// top
module top(
        clk, reset, up, down, hsync, vsync, rgb, pmod_switch, pause_switch,
         MISO, SW, SS, MOSI, SCLK, LED, an, seg
    );
     input clk;
     input reset;
     input up;
     input down;
     input pmod_switch;
     input pause_switch;
     output hsync;
     output vsync;
     output [11:0] rgb;
     input MISO;					 
     input [2:0] SW;             
     output SS;                     
     output MOSI;                 
     output SCLK;                 
     output [2:0] LED;			 
     output [3:0] an;			 
     output [6:0] seg;             
     wire w_reset, w_up, w_down, w_vid_on, w_p_tick;
     wire [9:0] w_x, w_y;
     reg [11:0] rgb_reg;
     wire [11:0] rgb_next;
     wire SS;						 
     wire MOSI;                     
     wire SCLK;                     
     reg [2:0] LED;                 
     wire [3:0] an;                 
     wire [6:0] seg;             
     wire [7:0] sndData;
     wire sndRec;
     wire [39:0] jstkData;
     wire [9:0] posData;
     wire score;
     wire [3:0] dig0, dig1, dig2, dig3;
     reg d_inc, d_clr;
     PmodJSTK PmodJSTK_Int(
             .CLK(clk),
             .RST(reset),
             .sndRec(sndRec),
             .DIN(sndData),
             .MISO(MISO),
             .SS(SS),
             .SCLK(SCLK),
             .MOSI(MOSI),
             .DOUT(jstkData)
                 );
      clk5Hz genSndRec(
             .CLK(clk),
             .RST(reset),
             .CLKOUT(sndRec)
     );
      assign posData = {jstkData[25:24], jstkData[39:32]};
      assign sndData = {8'b100000, {SW[1], SW[2]}};
      always @(*) begin
              if(reset == 1'b1) begin
                      LED = 3'b000;
              end
              else begin
                      LED = {jstkData[1], {jstkData[2], jstkData[0]}};
              end
      end
     VGAdriver vga(.clk(clk), .reset(w_reset), .video_on(w_vid_on), .hsync(hsync), .vsync(vsync), .p_tick(w_p_tick), .x(w_x), .y(w_y));
     pixelGenerator pg(.clk(clk), .reset(w_reset), .up(w_up), .down(w_down),.video_on(w_vid_on), .x(w_x), .y(w_y), .switch(pmod_switch), .posdata(posData), .score(score), .pause(pause_switch), .rgb(rgb_next));
  ...
Size: ~1900 cells after synthesis, ~260 flip-flops, about 41 I/O pins, roughly 14000 um^2 of cells after synthesis.
export LEC_CHECK = 0
export ABC_AREA = 1
export CAP_MARGIN = 20
export CORE_MARGIN = 2
export CORE_UTILIZATION = 72
export CTS_CLUSTER_DIAMETER = 366
export CTS_CLUSTER_SIZE = 15
export HOLD_SLACK_MARGIN = -0.1
export PLACE_DENSITY = 0.74
export SETUP_SLACK_MARGIN = 0.27
export SLEW_MARGIN = 20
create_clock -name core_clock -period 2.84 [get_ports {clk}]
run.sh (not shown) runs the stock make flow with config.mk's settings and CLKGATE_MAP_FILE=.
The baseline completed, yet does not pass: negative setup slack.
Rerun with:
Settings changed: CTS_CLUSTER_DIAMETER 366 to default, CTS_CLUSTER_SIZE 15 to default, HOLD_SLACK_MARGIN -0.1 to default, PLACE_DENSITY 0.74 to default, PLACE_DENSITY_LB_ADDON from default to 0.29, SETUP_SLACK_MARGIN 0.27 to default.
The new run completed, yet does not pass: negative setup slack. Non-clock buffer count goes down by 18. Routed wire length goes up by a few percent. Cell count is about the same. Global-route usage goes up by 3.0 points.
Rerun with:
Settings changed: ABC_AREA 1 to default, CORE_UTILIZATION 72 to 17, PLACE_DENSITY_LB_ADDON 0.29 to default.
Clock period 2.84 ns to 13.7 ns, I/O delays scaled along.
This time the run completed without violations.
First-iteration DRC count fell by 44%.
Critical path depth came out lower by 16.
Routed wire length goes down by 13%.
Setup slack improves by 7300 ps.
Rerun with:
Settings changed: ABC_AREA from default to 1, CORE_UTILIZATION 17 to 72, CTS_CLUSTER_DIAMETER from default to 207, PLACE_DENSITY from default to 0.35.
Clock period 13.7 ns to 2.84 ns, I/O delays scaled along.
This time the run completed, yet does not pass: negative setup slack.
Clock-buffer cell count rises by 1.
Routed wire length came out higher by about 12%.
Total power rises to 4.8 times its value.

* * *

== job 9454 ==
top again, from the RTL that the note above started with.
Settings: LEC_CHECK=0, CAP_MARGIN=20, CORE_MARGIN=2, CORE_UTILIZATION=72, CTS_CLUSTER_DIAMETER=54, PLACE_DENSITY=0.35, SETUP_SLACK_MARGIN=2.09, SLEW_MARGIN=20; clock period 7.06 ns.
Inputs modified between job 9454 and job 3661:
-- flow/config.mk --
<<< job 9454, line 9
export CORE_MARGIN = 2
export CORE_UTILIZATION = 72
export CTS_CLUSTER_DIAMETER = 54
export PLACE_DENSITY = 0.35
export SETUP_SLACK_MARGIN = 2.09
export SLEW_MARGIN = 20
>>> job 3661, line 9
export CORE_MARGIN = 2
export CORE_UTILIZATION = 40
export SLEW_MARGIN = 20
==> flow/constraint.sdc <==
create_clock -name core_clock -period 5.12 [get_ports {clk}]
set_input_delay 1.0240 -clock core_clock [delete_from_list [all_inputs] [get_ports {clk}]]
set_output_delay 1.0240 -clock core_clock [all_outputs]
set_load 0.01 [all_outputs]
Notes after the runs:
Job 3661 completed every stage of the flow, and the final layout passed the timing, design-rule and antenna checks.
Taking job 9454 as the reference point, the average wire per cell in the routed design of job 3661 falls by about 12%.
In the flow results for job 3661 and job 9454, the combinational fraction of the cell area is smaller on job 3661.
Higher transition time at the pin with the least slew margin among job 3661 and job 9454: job 9454
Placeable core region: job 3661 vs job 9454 up 16000 um^2
Job 3661 gives more final-layout clock buffer total than job 9454 did.
Compared with job 9454, job 3661 shows a higher worst hold slack after final layout.
Job 3661 vs job 9454, critical path depth went up by 1.
Delta (job 3661 minus job 9454): number of fill cells in the layout climbed 2162, total wire length dropped about 2.4%, worst setup slack dropped 1920 ps.
The inputs of job 4946 differ from those of job 3661 as listed below.
-- flow/config.mk --
<<< job 3661, line 10
export CORE_UTILIZATION = 40
export SLEW_MARGIN = 20
>>> job 4946, line 10
export CORE_UTILIZATION = 40
export CTS_CLUSTER_SIZE = 92
export HOLD_SLACK_MARGIN = 0.12
export MIN_ROUTING_LAYER = met2
export SLEW_MARGIN = 20
==> flow/constraint.sdc <==
create_clock -name core_clock -period 10.0 [get_ports {clk}]
set_input_delay 2.0000 -clock core_clock [delete_from_list [all_inputs] [get_ports {clk}]]
set_output_delay 2.0000 -clock core_clock [all_outputs]
set_load 0.01 [all_outputs]
## What came out
- In job 4946 the implementation completed, yet the final layout does not meet the checks, the culprit being DRC.
- Job 3661 ran to completion and came out clean on the timing, design-rule and antenna checks.
- Of job 4946 and job 3661, the lower detailed-route DRC error count belongs to job 3661.
- Cmp job 4946 and job 3661 / finished layout cell area / higher: job 4946
- Core utilization came out higher on job 4946 than on job 3661.
- Job 4946 gives more met3 usage in global routing than job 3661 did.
- Power: job 4946 draws less than job 3661
- On multi-input gate area in the final layout, job 4946 and job 3661 are neck and neck.
- On number of cells in the design after placement, job 4946 and job 3661 are neck and neck.
- Going from job 3661 to job 4946, wire length reported by the detailed router grew by a few percent.
The following lists how job 8388 was set up differently from job 4946:
-- flow/config.mk --
<<< job 4946, line 10
export CORE_UTILIZATION = 40
export CTS_CLUSTER_SIZE = 92
export HOLD_SLACK_MARGIN = 0.12
export MIN_ROUTING_LAYER = met2
export SLEW_MARGIN = 20
>>> job 8388, line 10
export CORE_UTILIZATION = 40
export SLEW_MARGIN = 20
==> flow/constraint.sdc <==
create_clock -name core_clock -period 5.88 [get_ports {clk}]
set_input_delay 1.1760 -clock core_clock [delete_from_list [all_inputs] [get_ports {clk}]]
set_output_delay 1.1760 -clock core_clock [all_outputs]
set_load 0.01 [all_outputs]
Notes after the runs:
In the flow results for job 8388 and job 4946, the clock latency on the worst-skew pair is larger on job 4946.
As far as antenna cell count is concerned, job 4946 and job 8388 perform about the same.
Run comparison: job 4946 critical path startpoint reset; job 8388 critical path startpoint pg.y_pad_reg[0]
Diff job 4946 -> job 8388 | remaining routing DRC violations | decrease of 2
met4 as the top routing layer in use was reported by job 8388, and met5 by job 4946.
NOTE met2 routed wirelength job 4946->job 8388 decreased by more than 10%
met2 track demand over resource in global routing sits lower in job 8388 than in job 4946.
Job 8388: critical path arrival higher than job 4946
Compared with job 4946, in job 8388 final area lower, first-pass GRT wire length now smaller, global-route usage lost 9.7 points, total length of routed wires down about 4%.
Job 8388 did not stop at any stage, and its layout met the timing, design-rule and antenna checks.
What job 1291 does differently from job 8388 at the input level:
-- flow/config.mk --
<<< job 8388, line 9
export CORE_MARGIN = 2
export CORE_UTILIZATION = 40
export SLEW_MARGIN = 20
>>> job 1291, line 9
export CORE_MARGIN = 2
export CORE_UTILIZATION = 20
export MAX_ROUTING_LAYER = met4
export SLEW_MARGIN = 20
==> flow/constraint.sdc <==
create_clock -name core_clock -period 10.0 [get_ports {clk}]
set_input_delay 2.0000 -clock core_clock [delete_from_list [all_inputs] [get_ports {clk}]]
set_output_delay 2.0000 -clock core_clock [all_outputs]
set_load 0.01 [all_outputs]
## What came out
The proportion of cell area occupied by multi-input gates reported for job 1291 is smaller than that of job 8388 by 2.1 points. Relative to job 8388, job 1291 improves register-to-register setup slack. Re final cycle utilization of the critical path: job 1291 and job 8388 aren't equal, and the higher value belongs to job 8388. Timing, DRC, antenna: 0 failures across job 1291 and job 8388. Compared with job 8388, in job 1291 aggregate global-route resource usage went down 7.9 points; clock-buffer cell count held; cell depth of the worst flop-to-flop path held; final instance count without filler cells went up 481; total non-filler cell area in the finished layout went up 670 um^2. Diff job 8388 -> job 1291: total number of placement rows went up 28, core utilization of the finished layout fell by 22 points. Wire length after detailed routing is higher on job 1291. Job 8388 vs job 1291, launch point of the worst path: pg.y_pad_reg[0] vs reset.
For job 8771, these inputs were changed with respect to job 1291:
-- flow/config.mk --
<<< job 1291, line 7
export LEC_CHECK = 0
export CAP_MARGIN = 20
export CORE_MARGIN = 2
export CORE_UTILIZATION = 20
export MAX_ROUTING_LAYER = met4
export SLEW_MARGIN = 20
>>> job 8771, line 7
export LEC_CHECK = 0
export ABC_AREA = 1
export CAP_MARGIN = 20
export CORE_MARGIN = 2
export CORE_UTILIZATION = 72
export PLACE_DENSITY = 0.38
export SLEW_MARGIN = 20
==> flow/constraint.sdc <==
create_clock -name core_clock -period 2.84 [get_ports {clk}]
set_input_delay 0.5680 -clock core_clock [delete_from_list [all_inputs] [get_ports {clk}]]
set_output_delay 0.5680 -clock core_clock [all_outputs]
set_load 0.01 [all_outputs]
Notes after the runs:
Job 8771 falls short of job 1291 in final setup slack of the worst path.
Nothing crashed in job 8771 and all stages finished; the problem is that the final layout failed, the offending checks being setup timing.
The flow did not stop early for job 1291: all stages ran, and the layout cleared the timing, design-rule and antenna checks.
The higher pre-CTS setup slack of job 1291 and job 8771 is in job 1291.
[compare] base=job 1291 new=job 8771: critical path's largest stage delay fell by 170 ps, power in sequential cells picked up an extra about 250%, post-layout total power now sits higher.
No activity file was given, so power comes from the tool's default toggle rates.
